==> tundra <==
==> flow/design.v (excerpt) <==
module uart #(
    parameter CLK_FREQ = 100_000_000,   
    parameter DATA_WIDTH = 8,           
    parameter FIFO_DEPTH = 16           
) (
    input  logic                    CLKip,        
    input  logic                    RSTi,         
    input  logic                    RXi,          
    input  logic [31:0]             BAUD_RATEi,   
    input  logic                    BAUD_RATE_WEi,  
    input  logic                    BAUD_RATE_RDi,  
    output logic                    DONEo,
    output logic [DATA_WIDTH-1:0]   DATAo,  
    output logic                    EMPTYo,   
    output logic                    FULLo     
);
Settings: LEC_CHECK=0, CAP_MARGIN=25, CELL_PAD_IN_SITES_DETAIL_PLACEMENT=1, CORE_ASPECT_RATIO=0.98, CORE_MARGIN=3, CORE_UTILIZATION=56, CTS_CLUSTER_DIAMETER=102, CTS_CLUSTER_SIZE=95, GPL_ROUTABILITY_DRIVEN=0, GPL_TIMING_DRIVEN=1, HOLD_SLACK_MARGIN=0.23, PLACE_DENSITY=0.86, SETUP_SLACK_MARGIN=5.0, SLEW_MARGIN=20, TNS_END_PERCENT=5; clock period 88.8 ns.
run.sh (not shown) runs the stock make flow with config.mk's settings and CLKGATE_MAP_FILE=.
==> raven (differences from tundra) <==
ABC_AREA = 1   (was not set)
CAP_MARGIN = 20   (was 25)
CELL_PAD_IN_SITES_DETAIL_PLACEMENT = not set   (was 1)
CORE_ASPECT_RATIO = not set   (was 0.98)
CORE_MARGIN = 7   (was 3)
CORE_UTILIZATION = 40   (was 56)
CTS_CLUSTER_DIAMETER = 89   (was 102)
CTS_CLUSTER_SIZE = not set   (was 95)
GPL_ROUTABILITY_DRIVEN = not set   (was 0)
GPL_TIMING_DRIVEN = not set   (was 1)
HOLD_SLACK_MARGIN = not set   (was 0.23)
MIN_ROUTING_LAYER = met2   (was not set)
PLACE_DENSITY = 0.6   (was 0.86)
SETUP_SLACK_MARGIN = not set   (was 5.0)
SLEW_MARGIN = 40   (was 20)
TNS_END_PERCENT = not set   (was 5)
==> flow/constraint.sdc (replaced) <==
create_clock -name core_clock -period 163.0 [get_ports {CLKip}]
set_input_delay 32.6000 -clock core_clock [delete_from_list [all_inputs] [get_ports {CLKip}]]
set_output_delay 32.6000 -clock core_clock [all_outputs]
set_load 0.01 [all_outputs]
==> impl_metrics.csv <==
group,metric,value,unit
synth,synth.top_cell.area_share,15.3,%
outcome,haltStage,"global routing",
outcome,outcome,"aborted with a tool error",
place,post-place-cells,6932,
synth,synthMostInstantiatedCell,"sky130_fd_sc_hd__nor2_1",
synth,logic_family,"AND-OR/OR-AND gates",
outcome,run.stop_error,"[ERROR GRT-0116] Global routing finished with congestion. Check the congestion regions in the DRC Viewer.",
grt,grt.met3_usage,86.0,%
synth,yosys-top-cells-count,"sky130_fd_sc_hd__nor2_1 (649), sky130_fd_sc_hd__nand2_1 (570), sky130_fd_sc_hd__ha_1 (509)",
synth,synthAdderAreaFrac,15.3,%
floorplanning,rows,98,
place,dp_slack,-13.20,ns
synth,synth-cells-yosys,5633,
place,post_dp_cell_area,46300,µm²
[end of results for tundra]
==> impl_metrics.csv <==
group,metric,value,unit
floorplanning,rows,114,
worst_setup_path,max_stage_delay,0.72,ns
place,post_dp_cell_area,40300,µm²
synth,synthMostInstantiatedCell,"sky130_fd_sc_hd__nand2_1",
place,dp_slack,55.49,ns
grt,grt.met3_usage,47.6,%
synth,yosys-top-cells-count,"sky130_fd_sc_hd__nand2_1 (1453), sky130_fd_sc_hd__inv_1 (732), sky130_fd_sc_hd__a21oi_1 (535)",
synth,synth-cells-yosys,5951,
synth,synthAdderAreaFrac,16.4,%
outcome,outcome,"timing/DRC/antenna clean",
synth,logic_family,"simple AND/OR/NAND/NOR gates",
[end of results for raven]

========
==> run Z <==
==> flow/design.v <==
module sync 
( 
    input  logic CLKip, 
    input  logic SIGi,
    output logic SIGo
);
    logic meta_sig;
    always_ff @(posedge CLKip) meta_sig <= SIGi;
    always_ff @(posedge CLKip) SIGo     <= meta_sig;
endmodule
module mem 
    # ( 
    parameter DATA_WIDTH = 32
    ) (
    input  logic                  CLKip,
    input  logic                  RDi,       
    input  logic                  WEi,     
    input  logic [DATA_WIDTH-1:0] DATAi,
    output logic [DATA_WIDTH-1:0] Qo
);
	logic [DATA_WIDTH-1:0] ram;
	always_ff @(posedge CLKip) if (WEi) ram <= DATAi;
	always_ff @(posedge CLKip) if (RDi) Qo <= ram;
endmodule
`timescale 1ns/1ps
module uart_rx 
    # (
    parameter FREQ_CLK  = 100_000_000,  
    parameter DATA_WDTH = 8          
    ) (
    input   wire                    CLKip,  
    input   wire                    RSTi,  
    input   wire                    RXi,  
    input   wire                    BAUD_RATE_RDi,  
    input   wire                    BAUD_RATE_WEi,  
    input   logic [31:0]            BAUD_RATEi,  
    output  logic                   DONEo,  
    output  logic                   READYo,  
    output  logic [DATA_WDTH-1:0]   DATAo  
    );
    int unsigned                    baud_rate;  
    int unsigned                    bit_cntr;  
    int unsigned                    half_bit_cntr;  
    logic                           half_rx_strb;  
    logic                           rx_strb;  
    int unsigned                    clk_count;  
    logic [$clog2(DATA_WDTH+1)-1:0] bit_idx;   
    logic [DATA_WDTH-1:0]           data;  
    logic                           rx;  
    logic                           rst;  
    logic                           done;  
    logic                           ready;  
    logic                           baud_rate_read;  
    logic                           baud_rate_we;  
    int unsigned                    br;  
    sync rx_stab (.CLKip (CLKip), .SIGi (RXi), .SIGo (rx));
    sync rst_stab (.CLKip (CLKip), .SIGi (RSTi), .SIGo (rst));
    sync br_we_stab (.CLKip (CLKip), .SIGi (BAUD_RATE_WEi), .SIGo (baud_rate_we));
    sync br_rd_stab (.CLKip (CLKip), .SIGi (BAUD_RATE_RDi), .SIGo (baud_rate_read));
    mem baud_rate_mem (
        .CLKip  (CLKip),
        .RDi    (baud_rate_read),  
        .WEi    (baud_rate_we),
        .DATAi  (baud_rate), 
        .Qo     (br)
        );
    typedef enum logic [1:0] {       
        IDLE    = 2'h0,
        START   = 2'h1,
        RECEIVE = 2'h2,
        STOP    = 2'h3
    } statetype;
    statetype STATE;
    always_comb begin: calc_bit_value
        baud_rate = BAUD_RATEi;
        bit_cntr = FREQ_CLK / baud_rate;
        half_bit_cntr = bit_cntr >> 1;
    end
always @(posedge CLKip) begin: strobe_logic
    if (rst) begin
        clk_count <= 0;
        half_rx_strb <= 0;
        rx_strb <= 0;
    end else begin
        case (STATE)
            IDLE: begin
                clk_count <= 0;
                half_rx_strb <= 0;
                rx_strb <= 0;
            end
            START: begin
                if (clk_count == half_bit_cntr) begin
                    half_rx_strb <= 1;
                    clk_count <= 0;
                end
                else begin
                    half_rx_strb <= 0;
                    clk_count <= clk_count + 1;
                end                
            end
            RECEIVE: begin
                if (clk_count == bit_cntr) begin
                    rx_strb <= 1;
                    clk_count <= 0;
                end
                else begin
                    rx_strb <= 0;
                    clk_count <= clk_count + 1;
                end                  
            end
            STOP: begin
                if (clk_count == bit_cntr) begin
                    rx_strb <= 1;
                    clk_count <= 0;
                end
                else begin
                    rx_strb <= 0;
                    clk_count <= clk_count + 1;
                end                  
            end  
            default: begin
                clk_count <= 0;
            end
        endcase
    end
end
    always_ff @(posedge CLKip) begin: fsm_uart_rx
        if (rst) begin
            bit_idx     <= 0;
            STATE       <= IDLE;
            done        <= 0;
        end
        else begin
            case (STATE)
                IDLE: begin
                    ready          <= 1;
                    if (rx == 1'b0) STATE <= rx ? IDLE : START;
                end
                START: begin
                    ready          <= 0;
                    done           <= 0;
                    if (half_rx_strb) begin
                        STATE <= rx ? IDLE : RECEIVE;
                    end
                    else begin 
                        STATE <= START;
                    end
                end
                RECEIVE: begin
                    if (rx_strb) begin
                        /*verilator lint_off WIDTHTRUNC*/                        
                        data[bit_idx] <= rx;
                        /*verilator lint_on WIDTHTRUNC*/
                        if (bit_idx < DATA_WDTH-1) begin 
                            bit_idx <= bit_idx + 1;
                        end
                        else begin 
                            bit_idx <= 0;
                            STATE   <= STOP;
                            done    <= 1;
                        end 
                    end
                    else begin
                        STATE <= RECEIVE;
                    end  
                end
                STOP: begin
                    if (rx_strb) STATE <= rx_strb ? IDLE : STOP;
                end
                default: begin
                    STATE <= IDLE;
                end 
            endcase            
        end   
    end 
    always_comb begin: set_out
        DATAo = data;
        READYo = ready;
        DONEo = done;
    end
endmodule
`timescale 1ns/1ps
module fifo #(
    parameter DATA_WIDTH = 8,
    parameter FIFO_DEPTH = 16,
    parameter LOG2_DEPTH = $clog2(FIFO_DEPTH)
) (
    input  logic                     CLKip,
    input  logic                     RSTi,
    input  logic                     WEi,
    input  logic [DATA_WIDTH-1:0]    DATAi,
    input  logic                     RDi,
    output logic [DATA_WIDTH-1:0]    DATAo,
    output logic                     FULLo,
    output logic                     EMPTYo
);
    logic [DATA_WIDTH-1:0] memory [0:FIFO_DEPTH-1];
    logic [LOG2_DEPTH:0]   count;
    logic [LOG2_DEPTH-1:0] wr_ptr;
    logic [LOG2_DEPTH-1:0] rd_ptr;
    logic [1:0] count_state;
    always_ff @(posedge CLKip or posedge RSTi) begin
        if (RSTi) begin
            wr_ptr  <= '0;
            rd_ptr  <= '0;
            count   <= '0;
            count_state <= '0;
        end 
        else begin
            if (WEi && !FULLo) begin: write
                wr_ptr <= (wr_ptr == '1) ? 0 : wr_ptr + 1;
            end
            if (RDi && !EMPTYo) begin: read
                rd_ptr <= (rd_ptr == '1) ? 0 : rd_ptr + 1;
            end
            case ({WEi && !FULLo, RDi && !EMPTYo})
                2'b01:   count <= count - 1;
                2'b10:   count <= count + 1;
                2'b11:   count <= count;
                default: count <= count;
            endcase
        end
    end
    always_ff @(posedge CLKip) begin
        if (!RSTi && WEi && !FULLo) memory[wr_ptr] <= DATAi;
        if (!RSTi && RDi && !EMPTYo) DATAo <= memory[rd_ptr];
    end
    always_comb begin: status
        FULLo  = (count == FIFO_DEPTH);
        EMPTYo = (count == 0);
    end
endmodule
`timescale 1ns/1ps
module uart #(
    parameter CLK_FREQ = 100_000_000,   
    parameter DATA_WIDTH = 8,           
    parameter FIFO_DEPTH = 16           
) (
    input  logic                    CLKip,        
    input  logic                    RSTi,         
    input  logic                    RXi,          
    input  logic [31:0]             BAUD_RATEi,   
    input  logic                    BAUD_RATE_WEi,  
    input  logic                    BAUD_RATE_RDi,  
    output logic                    DONEo,
    output logic [DATA_WIDTH-1:0]   DATAo,  
    output logic                    EMPTYo,   
    output logic                    FULLo     
);
    logic [DATA_WIDTH-1:0] data;
    logic done;
    logic ready;
    logic RDi;
    always_ff @(posedge CLKip) begin
        RDi <= 1;
        DONEo <=done;
    end
    uart_rx #(
        .FREQ_CLK       (CLK_FREQ),
        .DATA_WDTH      (DATA_WIDTH)
    ) uart_rx_inst (
        .CLKip          (CLKip),
        .RSTi           (RSTi),
        .RXi            (RXi),
        .BAUD_RATEi     (BAUD_RATEi),
        .BAUD_RATE_WEi  (BAUD_RATE_WEi),
        .BAUD_RATE_RDi  (BAUD_RATE_RDi),
        .DONEo          (done),
        .READYo         (ready),
        .DATAo          (data)
    );
    fifo #(
        .DATA_WIDTH     (DATA_WIDTH),
        .FIFO_DEPTH     (FIFO_DEPTH)
    ) fifo_inst (
        .CLKip          (CLKip),
        .RSTi           (RSTi),
        .WEi            (done),        
        .DATAi          (data),      
        .RDi            (RDi),          
        .DATAo          (DATAo),      
        .FULLo          (FULLo),      
        .EMPTYo         (EMPTYo)     
    );
endmodule
==> flow/run.sh <==
#!/bin/bash
# the make line also repeats each setting of config.mk as NAME=value (left out here)
make -C /OpenROAD-flow-scripts/flow DESIGN_CONFIG=/design/flow/config.mk WORK_HOME=/design/flow/orfs CLKGATE_MAP_FILE= finish
==> flow/config.mk <==
export PLATFORM = sky130hd
export DESIGN_NAME = uart
export DESIGN_NICKNAME = uart
export VERILOG_FILES = /design/flow/design.v
export SDC_FILE = /design/flow/constraint.sdc
export NUM_CORES = 4
export LEC_CHECK = 0
export CAP_MARGIN = 20
export CORE_MARGIN = 2
export CORE_UTILIZATION = 40
export PLACE_DENSITY = 0.6
export SLEW_MARGIN = 20
==> flow/constraint.sdc <==
create_clock -name core_clock -period 120.0 [get_ports {CLKip}]
set_input_delay 24.0000 -clock core_clock [delete_from_list [all_inputs] [get_ports {CLKip}]]
set_output_delay 24.0000 -clock core_clock [all_outputs]
set_load 0.01 [all_outputs]
==> run F (differences from run Z) <==
--- a/flow/config.mk
+++ b/flow/config.mk
@@ -9,4 +9,3 @@
 export CORE_MARGIN = 2
-export CORE_UTILIZATION = 40
-export PLACE_DENSITY = 0.6
+export CORE_UTILIZATION = 59
 export SLEW_MARGIN = 20
==> flow/constraint.sdc (replaced) <==
create_clock -name core_clock -period 65.2 [get_ports {CLKip}]
set_input_delay 13.0400 -clock core_clock [delete_from_list [all_inputs] [get_ports {CLKip}]]
set_output_delay 13.0400 -clock core_clock [all_outputs]
set_load 0.01 [all_outputs]
==> qor summary <==
|  | run Z | run F |
|---|---|---|
| Area fraction in full adders, half adders and majority gates | 15.35% | 15.35% |
| Primary flip-flop cell chosen by synthesis mapping | sky130_fd_sc_hd__edfxtp_1 | sky130_fd_sc_hd__edfxtp_1 |
| # Cells Yosys | 5,633 | 5,633 |
| Multiplexer share of the synthesized area | 4.438% | 4.438% |
| Overall die area | 106,300 um^2 | 72,480 um^2 |
| Yosys chip area | 41,500 um^2 | 41,500 um^2 |
| Placed Area | 43,510 um^2 | 61,270 um^2 |
| Total half-perimeter wirelength after legalization and detailed placement | 127,300 um | 163,200 um |
| Site row count | 118 | 97 |
| Setup slack after placement | 12.44 ns | -9.939 ns |
| Area of the placeable core | 103,200 um^2 | 69,790 um^2 |
| Synthesized instance count | 5,633 | 5,633 |
| Floorplan die width | 326.1 um | 269.2 um |
| Die height | 326.1 um | 269.2 um |
| Outcome | finished clean | did not finish |
| Stage where the flow stopped | - | clock tree synthesis |
| Global placer's final weighted congestion | 0.9936 | 1.099 |
| FP Core Util | 40.21% | 59.47% |
| Cells after DPL | 6,930 | 8,670 |
| Area share of the largest cell type after synthesis | 15.35% | 15.35% |
